==> run a: inputs <==
==> flow/design.v <==
module clk_divider(
    input clk,
    input reset,
    output clk_d
);
    parameter 
		limit = 32'hbaa;  
	 reg [31:0] counter;
	 reg clk_buf;
	 assign clk_d = clk_buf;
    always @ (posedge clk) begin
      if (reset) begin
        counter = 32'h0;
        clk_buf <= 1'b0;
      end
      else begin
        counter = counter + 1;
        if(counter == (limit / 2) ) begin
            clk_buf <= !clk_buf;
            counter = 32'h0;
        end
      end
    end
endmodule
module sinewave_rom_do (
    input [4:0] address,
    output reg [3:0] data
);
    always @ (address) begin
        case (address)
            5'h0: data = 4'h8;
            5'h1: data = 4'h9;
            5'h2: data = 4'hA;
            5'h3: data = 4'hC;
            5'h4: data = 4'hD;
            5'h5: data = 4'hE;
            5'h6: data = 4'hE;
            5'h7: data = 4'hF;
            5'h8: data = 4'hF;
            5'h9: data = 4'hF;
            5'ha: data = 4'hE;
            5'hb: data = 4'hE;
            5'hc: data = 4'hD;
            5'hd: data = 4'hC;
            5'he: data = 4'hA;
            5'hf: data = 4'h9;
            5'h10: data = 4'h7;
            5'h11: data = 4'h6;
            5'h12: data = 4'h5;
            5'h13: data = 4'h3;
            5'h14: data = 4'h2;
            5'h15: data = 4'h1;
            5'h16: data = 4'h1;
            5'h17: data = 4'h0;
            5'h18: data = 4'h0;
            5'h19: data = 4'h0;
            5'h1a: data = 4'h1;
            5'h1b: data = 4'h1;
            5'h1c: data = 4'h2;
            5'h1d: data = 4'h3;
            5'h1e: data = 4'h5;
            5'h1f: data = 4'h6;
            default: data = 4'hX;
        endcase
    end
endmodule
`timescale 1ns / 1ps
module Paddle(
    input btn_left,
    input btn_right,
    input reset,
    input clk,
    input tick,
    output [9:0] pos
    );
	reg [9:0] position;
	assign pos = position;
	always @ (posedge clk) begin
		if(reset)begin
			position <= 10'd270;  
		end
		else if(tick) begin
		if(btn_left && position > 10)begin
			position <= position - 10;
		end
		else if (btn_right && position < 640 - 100 - 10)begin
			position <= position + 10;
		end
		end
	end
endmodule
`timescale 1ns / 1ps
module ball(
	input [9:0] paddle_x,
   	input reset,
   	input start,
   	input clk,
	input tick,
  	output [9:0] x_out,
   	output [9:0] y_out,
	output erase_enable,
	output [5:0] e_pos,
	output reg [2:0] play_sound1,
	output reg [1:0] active_data
   	);
	parameter
		SCREEN_W = 640,
		SCREEN_H = 480,
		BALL_SIZE = 7,
		BLOCK_SPACING_X = 10'd40,
		BLOCK_SPACING_Y = 10'd20,
		FIRST_ROW_Y = 10'd40,
		SECOND_ROW_Y = 10'd90,		
		THIRD_ROW_Y = 10'd140,
		FOURTH_ROW_Y = 10'd190,
		FIFTH_ROW_Y = 10'd240,
		BLOCK_WIDTH = 10'd80,
		BLOCK_HEIGHT = 10'd30;
	reg [9:0] ball_x;	
	reg [9:0] ball_y;
	reg signed [9:0] ball_dx;
	reg signed [9:0] ball_dy;
	reg [9:0] ball_x_q;
	reg [9:0] ball_y_q;
	reg erase_e_q;
	reg [5:0] erase_pos_q;
	reg [2:0] snd;
	reg [1:0] adata;
	assign x_out = ball_x_q;
	assign y_out = ball_y_q;
	reg erase_e;
	reg [5:0] erase_pos;
	reg [5:0] address;
	reg win;
	reg [1:0] active [24:0];
	reg [9:0] temp1;
	reg [9:0] temp2;
	reg [5:0] i;
	reg start_movement;
	assign e_pos = erase_pos_q;
	assign erase_enable = erase_e_q;
	always @ (posedge clk) begin
		ball_x = ball_x_q;
		ball_y = ball_y_q;
		erase_e = erase_e_q;
		erase_pos = erase_pos_q;
		snd = play_sound1;
		adata = active_data;
		if(reset)begin
			ball_x = 10'd270;
			ball_y = 10'd440 - BALL_SIZE;
			ball_dx = -10'd1;
			ball_dy = -10'd1;
			start_movement = 0;
			erase_e = 0;
			address = 6'd0;
			snd = 3'b000;
			for (i = 0; i < 20; i = i + 1) begin
				active[i] = 0;			
			end
		end
		else if(tick) begin
		erase_e = 0;
		if(start)
			start_movement = 1;
		if(!start_movement)begin
			ball_x = paddle_x + BALL_SIZE + 10'd40;
		end
		if(start_movement)begin
			if((ball_x) <= 0 || ball_x >= SCREEN_W - BALL_SIZE)  
			begin
				ball_dx = ball_dx * -1;
			end
			if(ball_y <= 1)  
			begin
				snd = 3'b001;
				ball_dy = ball_dy * -1;
			end
			if(ball_y > SCREEN_H - BALL_SIZE)  
			begin
				snd = 3'b100;
				ball_dy = 0;
			end	
			address = address + 10'd1;
			if(address >= 10'd10)
				address = 10'd0;
				if (address<5) begin
					temp1 = FIRST_ROW_Y;	
					temp2 = BLOCK_SPACING_X + (BLOCK_WIDTH + BLOCK_SPACING_X) *address;			
				end
				else if (address < 10) begin
					temp1 = SECOND_ROW_Y;
					temp2 = BLOCK_SPACING_X + (BLOCK_WIDTH + BLOCK_SPACING_X) *(address-5);
				end
				if(active[address] < 3) begin
					if(
						(ball_y >= temp1  && ball_y <= (temp1 + BLOCK_HEIGHT) )  && 
						(( (ball_x + BALL_SIZE) >= (temp2) && (ball_x - BALL_SIZE) <= temp2 ) 
							||	
							( (ball_x + BALL_SIZE) >= (temp2 + BLOCK_WIDTH) && (ball_x - BALL_SIZE) <= (temp2 + BLOCK_WIDTH) )
							)
					) begin
						erase_e = 1;
						erase_pos = address;
						ball_dx = ball_dx * -1;
						active[address] = active[address] + 1;
						snd = active[address];
						adata = active[address];
					end
					else if ( (ball_x >= temp2 && ball_x <= (temp2 + BLOCK_WIDTH)) && 
					(( (ball_y + BALL_SIZE) >= (temp1) && (ball_y - BALL_SIZE) <= temp1 ) || 
						( (ball_y + BALL_SIZE) >= (temp1 + BLOCK_HEIGHT) && (ball_y - BALL_SIZE) <= (temp1 + BLOCK_HEIGHT) )
					))
					begin
						erase_e = 1;
						erase_pos = address;
						ball_dy = ball_dy * -1;
						active[address] = active[address] + 1;
						snd = active[address];
						adata = active[address];
					end
				end
				if (address<5) begin
					temp1 = THIRD_ROW_Y;	
					temp2 = BLOCK_SPACING_X + (BLOCK_WIDTH + BLOCK_SPACING_X) *(address);			
				end
				else if (address < 10) begin
					temp1 = FOURTH_ROW_Y;
					temp2 = BLOCK_SPACING_X + (BLOCK_WIDTH + BLOCK_SPACING_X) *(address-5);
				end
				if(active[address + 10'd10] < 3) begin
					if(
						(ball_y >= temp1  && ball_y <= (temp1 + BLOCK_HEIGHT) )  && 
						(( (ball_x + BALL_SIZE) >= (temp2) && (ball_x - BALL_SIZE) <= temp2 ) 
							||	
							( (ball_x + BALL_SIZE) >= (temp2 + BLOCK_WIDTH) && (ball_x - BALL_SIZE) <= (temp2 + BLOCK_WIDTH) )
							)
					) begin
						erase_e = 1;
						erase_pos = address + 10'd10;
						ball_dx = ball_dx * -1;
						active[address + 10'd10] = active[address + 10'd10] + 1;
						snd = active[address + 10'd10];
						adata = active[address + 10'd10];
					end
					else if ( (ball_x >= temp2 && ball_x <= (temp2 + BLOCK_WIDTH)) && 
					(( (ball_y + BALL_SIZE) >= (temp1) && (ball_y - BALL_SIZE) <= temp1 ) || 
						( (ball_y + BALL_SIZE) >= (temp1 + BLOCK_HEIGHT) && (ball_y - BALL_SIZE) <= (temp1 + BLOCK_HEIGHT) )
					))
					begin
						erase_e = 1;
						erase_pos = address + 10'd10;
						ball_dy = ball_dy * -1;
						active[address + 10'd10] = active[address + 10'd10] + 1;
						snd = active[address + 10'd10];
						adata = active[address + 10'd10];
					end
				end
			win = 1;
			for (i = 0; i < 20; i = i + 1) begin
					if (active[i] < 3)
						win = 0;
			end
			if( ball_dy > 0 && (ball_x > paddle_x && ball_x < (paddle_x + 100)) && ( ( (ball_y + BALL_SIZE) >= 10'd439 && (ball_y - BALL_SIZE) < 10'd440) ) )  
			begin
				ball_dy = ball_dy * -1;
				snd = 3'b100;
				if ((ball_x < paddle_x + 25 || ball_x > paddle_x + 75) && (ball_dx == 1 || ball_dx == -1)) begin
					ball_dx = ball_dx * 2;
				end
				else if (ball_dx == 2) begin
					ball_dx = 1;
				end
				else if (ball_dx == -2) begin
					ball_dx = -1;
				end
			end
			if (win) begin
				ball_dx = 10'd0;
				ball_dy = 10'd0;
			end
			ball_x = ball_x + ball_dx;
			ball_y = ball_y + ball_dy;
		end
		end
		ball_x_q <= ball_x;
		ball_y_q <= ball_y;
		erase_e_q <= erase_e;
		erase_pos_q <= erase_pos;
		play_sound1 <= snd;
		active_data <= adata;
	end
endmodule
`timescale 1ns / 1ps
module VGA(
   input clk,
   output reg [5:0] RGB,
   output reg hsync,
   output reg vsync,
	output [9:0] hor_count,
	output [9:0] ver_count,
	input [2:0] rgb_in,
	input [9:0] paddle_pos,
	input [9:0] ball_x,
	input [9:0] ball_y,
	input reset,
	input active_write_enable,
	input [5:0] active_position,
	input [1:0] active_data
);
	parameter
		BALL_SIZE = 7,
		BLOCK_SPACING_X = 10'd40,
		BLOCK_WIDTH = 10'd80,
		BLOCK_HEIGHT = 10'd30,
		FIRST_ROW_Y = 10'd40,
		SECOND_ROW_Y = 10'd90,		
		THIRD_ROW_Y = 10'd140,
		FOURTH_ROW_Y = 10'd190,
		FIFTH_ROW_Y = 10'd240;
	reg [9:0] hcount;
	reg [9:0] vcount;
	assign hor_count = hcount;
	assign ver_count = vcount;
	reg [9:0] data_x [19:0];
	reg [9:0] data_y [19:0];
	reg [2:0] active [19:0];
	reg [4:0] i;
	reg [4:0] j;
	reg [5:0] block_colors [24:0];
	always @ (posedge clk) begin
		if(active_write_enable)
			active[active_position] <= active_data;
		if (reset) begin
			for (i = 0; i < 20; i = i + 1) begin
				if(i < 5) begin
					data_x[i] <= BLOCK_SPACING_X + (BLOCK_SPACING_X + BLOCK_WIDTH) * i;
					data_y[i] <= FIRST_ROW_Y;
					block_colors[i] <= 6'b001001;
					active[i] <= 0;
				end
				else if (i < 10) begin
					data_x[i] <= BLOCK_SPACING_X + ((BLOCK_SPACING_X + BLOCK_WIDTH) * (i-5));
					data_y[i] <= SECOND_ROW_Y;					
					block_colors[i] <= 6'b110101;
					active[i] <= 0;
				end
				else if (i < 15) begin
					data_x[i] <= BLOCK_SPACING_X + ((BLOCK_SPACING_X + BLOCK_WIDTH) * (i-10));
					data_y[i] <= THIRD_ROW_Y;					
					block_colors[i] <= 6'b011111;
					active[i] <= 0;
				end
				else if (i < 20) begin
					data_x[i] <= BLOCK_SPACING_X + ((BLOCK_SPACING_X + BLOCK_WIDTH) * (i-15));
					data_y[i] <= FOURTH_ROW_Y;					
					block_colors[i] <= 6'b100101;
					active[i] <= 0;
				end
				else if (i < 25) begin
					data_x[i] <= BLOCK_SPACING_X + ((BLOCK_SPACING_X + BLOCK_WIDTH) * (i-20));
					data_y[i] <= FIFTH_ROW_Y;					
					block_colors[i] <= 6'b000010;
					active[i] <= 0;
				end
			end
		end
	end
    always @ ( posedge clk)
    begin 
      if (reset) begin
        hcount = 0;
        vcount = 0;
        hsync = 1;
        vsync = 1;
        RGB = 6'b000;
      end
      else begin
      if (hcount == 799) begin
            hcount = 0;
            if (vcount == 524) begin
                vcount = 0;
				end
            else begin
                vcount = vcount + 1;
            end
			end
        else begin
            hcount = hcount + 1;
        end
        if (vcount >= 490 && vcount < 492) begin
            vsync = 0;
        end
        else begin
            vsync = 1;
        end
        if (hcount >= 656 && hcount < 752) begin
            hsync = 0;
        end
        else begin
            hsync = 1;
        end
        if (hcount < 640 && vcount < 480) begin
            RGB = 6'b000; 
        		if(vcount >= ball_y && vcount <= (ball_y + BALL_SIZE) 
        			&& hcount >= ball_x && hcount <= (ball_x + BALL_SIZE) )
        			RGB = 6'b111000; 
				if(vcount > 440 && vcount < 450 && 
					hcount > paddle_pos && hcount < paddle_pos + 100)begin 
					RGB = 6'b100001; 
				end
				else begin
				for (j = 0; j < 20; j = j + 1) begin
						if(active[j] != 2'b11 && (vcount >= data_y[j] && vcount <= (data_y[j] + BLOCK_HEIGHT)) 
							&& hcount >= data_x[j] && hcount <= (data_x[j] + BLOCK_WIDTH))
						begin
							RGB = block_colors[j] + active[j] + 6'b000001;
						end
				end
				end
        end
        else begin
            RGB = 6'b000;
        end
      end
    end
endmodule
`timescale 1ns / 1ps
module breakout(
		input clk,
		input reset_button,
		input start_button,
		input left_button,
		input right_button,
		input ball_tick,
		input paddle_tick,
		output [5:0] RGB,
		output hsync,
		output vsync,
		output [3:0] tono
    );
	wire [5:0] rgb;
	wire hs;
	wire vs;
	wire [9:0] hcount; 
	wire [9:0] vcount;
	wire [9:0] paddle_pos;
	wire [9:0] ball_x;
	wire [9:0] ball_y;
	wire erase_enable;
	wire [5:0] erase_pos;	
	Paddle pd(left_button, right_button, reset_button, clk, paddle_tick, paddle_pos);
	wire [2:0] data;
	wire [2:0] play_sound1;
	wire [1:0] active_data;
	ball bola(paddle_pos, reset_button, start_button, clk, ball_tick, ball_x, ball_y, erase_enable, erase_pos, play_sound1, active_data);
	assign data = 3'b000;
	VGA vga(clk, rgb, hs, vs, hcount, vcount, data, paddle_pos, ball_x, ball_y, reset_button, erase_enable, erase_pos, active_data);
	assign RGB = rgb;
	assign hsync = hs;
	assign vsync = vs;
	wire clk_out_do;
	wire clk_out_re;
	wire clk_out_mi;
	wire clk_out_sol;
	clk_divider #(.limit(32'hBAA)) clk_do (
			.clk(clk),
			.reset(reset_button),
			.clk_d(clk_out_do)
	);
	clk_divider #(.limit(32'hA64)) clk_re (
			.clk(clk),
			.reset(reset_button),
			.clk_d(clk_out_re)
	);
	clk_divider #(.limit(32'h941)) clk_mi (
			.clk(clk),
			.reset(reset_button),
			.clk_d(clk_out_mi)
	);
	clk_divider #(.limit(32'h7C9)) clk_sol ( 
			.clk(clk),
			.reset(reset_button),
			.clk_d(clk_out_sol)
	);
	reg [4:0] address_audio;
	reg temp;
	reg temp_prev;
	sinewave_rom_do rom_tono(address_audio, tono);
	always @(posedge clk) 
	begin
		if (reset_button)
			address_audio <= 5'd0;
		else if (temp && !temp_prev)
			address_audio <= address_audio + 1;
	end	
	always @ (posedge clk) begin
		if (reset_button) begin
			temp <= 0;
			temp_prev <= 0;
		end
		else begin
			temp_prev <= temp;
			case(play_sound1)
				3'b001: temp <= clk_out_do;
				3'b010: temp <= clk_out_re;
				3'b011: temp <= clk_out_mi;
				3'b100: temp <= clk_out_sol;
				default: temp <= 0;
			endcase
		end
	end
endmodule
==> flow/run.sh <==
#!/bin/bash
# the make line also repeats each setting of config.mk as NAME=value (left out here)
make -C /OpenROAD-flow-scripts/flow DESIGN_CONFIG=/design/flow/config.mk WORK_HOME=/design/flow/orfs CLKGATE_MAP_FILE= finish
==> flow/config.mk <==
export PLATFORM = sky130hd
export DESIGN_NAME = breakout
export DESIGN_NICKNAME = breakout
export VERILOG_FILES = /design/flow/design.v
export SDC_FILE = /design/flow/constraint.sdc
export NUM_CORES = 4
export LEC_CHECK = 0
export ABC_AREA = 1
export CAP_MARGIN = 0
export CORE_MARGIN = 2
export CORE_UTILIZATION = 72
export CTS_CLUSTER_SIZE = 10
export PLACE_DENSITY = 0.78
export SETUP_SLACK_MARGIN = 0.94
export SLEW_MARGIN = 20
==> flow/constraint.sdc <==
create_clock -name core_clock -period 12.5 [get_ports {clk}]
set_input_delay 2.5000 -clock core_clock [delete_from_list [all_inputs] [get_ports {clk}]]
set_output_delay 2.5000 -clock core_clock [all_outputs]
set_load 0.01 [all_outputs]
==> inputs of run b, as changes to run a <==
Settings changed: CAP_MARGIN 0 to 15, CORE_UTILIZATION 72 to 65, CTS_CLUSTER_DIAMETER from default to 285, CTS_CLUSTER_SIZE 10 to default, PLACE_DENSITY 0.78 to default, SETUP_SLACK_MARGIN 0.94 to default.
==> flow/constraint.sdc (replaced) <==
create_clock -name core_clock -period 12.2 [get_ports {clk}]
set_input_delay 2.4400 -clock core_clock [delete_from_list [all_inputs] [get_ports {clk}]]
set_output_delay 2.4400 -clock core_clock [all_outputs]
set_load 0.01 [all_outputs]
==> results <==
metric                                                                  run a            run b
Flop share of the area                                                  19.8%            20.3%
Count of clock-net buffers in the final layout                             54               55
Tool Warnings                                                              88               87
First-pass GRT wire length                                          156000 um        150000 um
Length of the first detailed-routing pass in iterations                     9                8
Cell row count                                                             77               81
Maximum clock frequency                                            0.0832 GHz       0.0868 GHz
R2r setup slk                                                          490 ps           680 ps
Number of tap cells added at floorplan                                    592              664
Multi-input logic area                                              22800 um2        22100 um2
Buffer share of cell area                                               3.85%            2.80%
Reg power frac                                                          13.2%            14.8%
Switching power summed over all nets                                  5.84 mW          5.14 mW
Area post-placement                                                 33200 um2        33400 um2
Clk pwr                                                               1.18 mW          1.30 mW
Leakage power of the design                                           17.3 nW          17.0 nW
Crit-path max FO                                                            8                7
Max-slew headroom at the worst pin                                      26.9%            30.9%
Tot Pwr                                                               10.6 mW          9.61 mW
Startpoint of the most critical register-to-register path     bola.address[0]  bola.address[1]
Share of the cycle needed by the critical path after routing            96.1%            94.5%
Number of nets in the layout                                             5389             5349
Areal power density over the cells                                 293 nW/um2       271 nW/um2
Met2 Resource Use GR                                                    66.6%            58.5%
Outcome                                                        finished clean   finished clean
Post-CTS Setup Inserts                                                     18                0
No activity file was given, so power comes from the tool's default toggle rates.
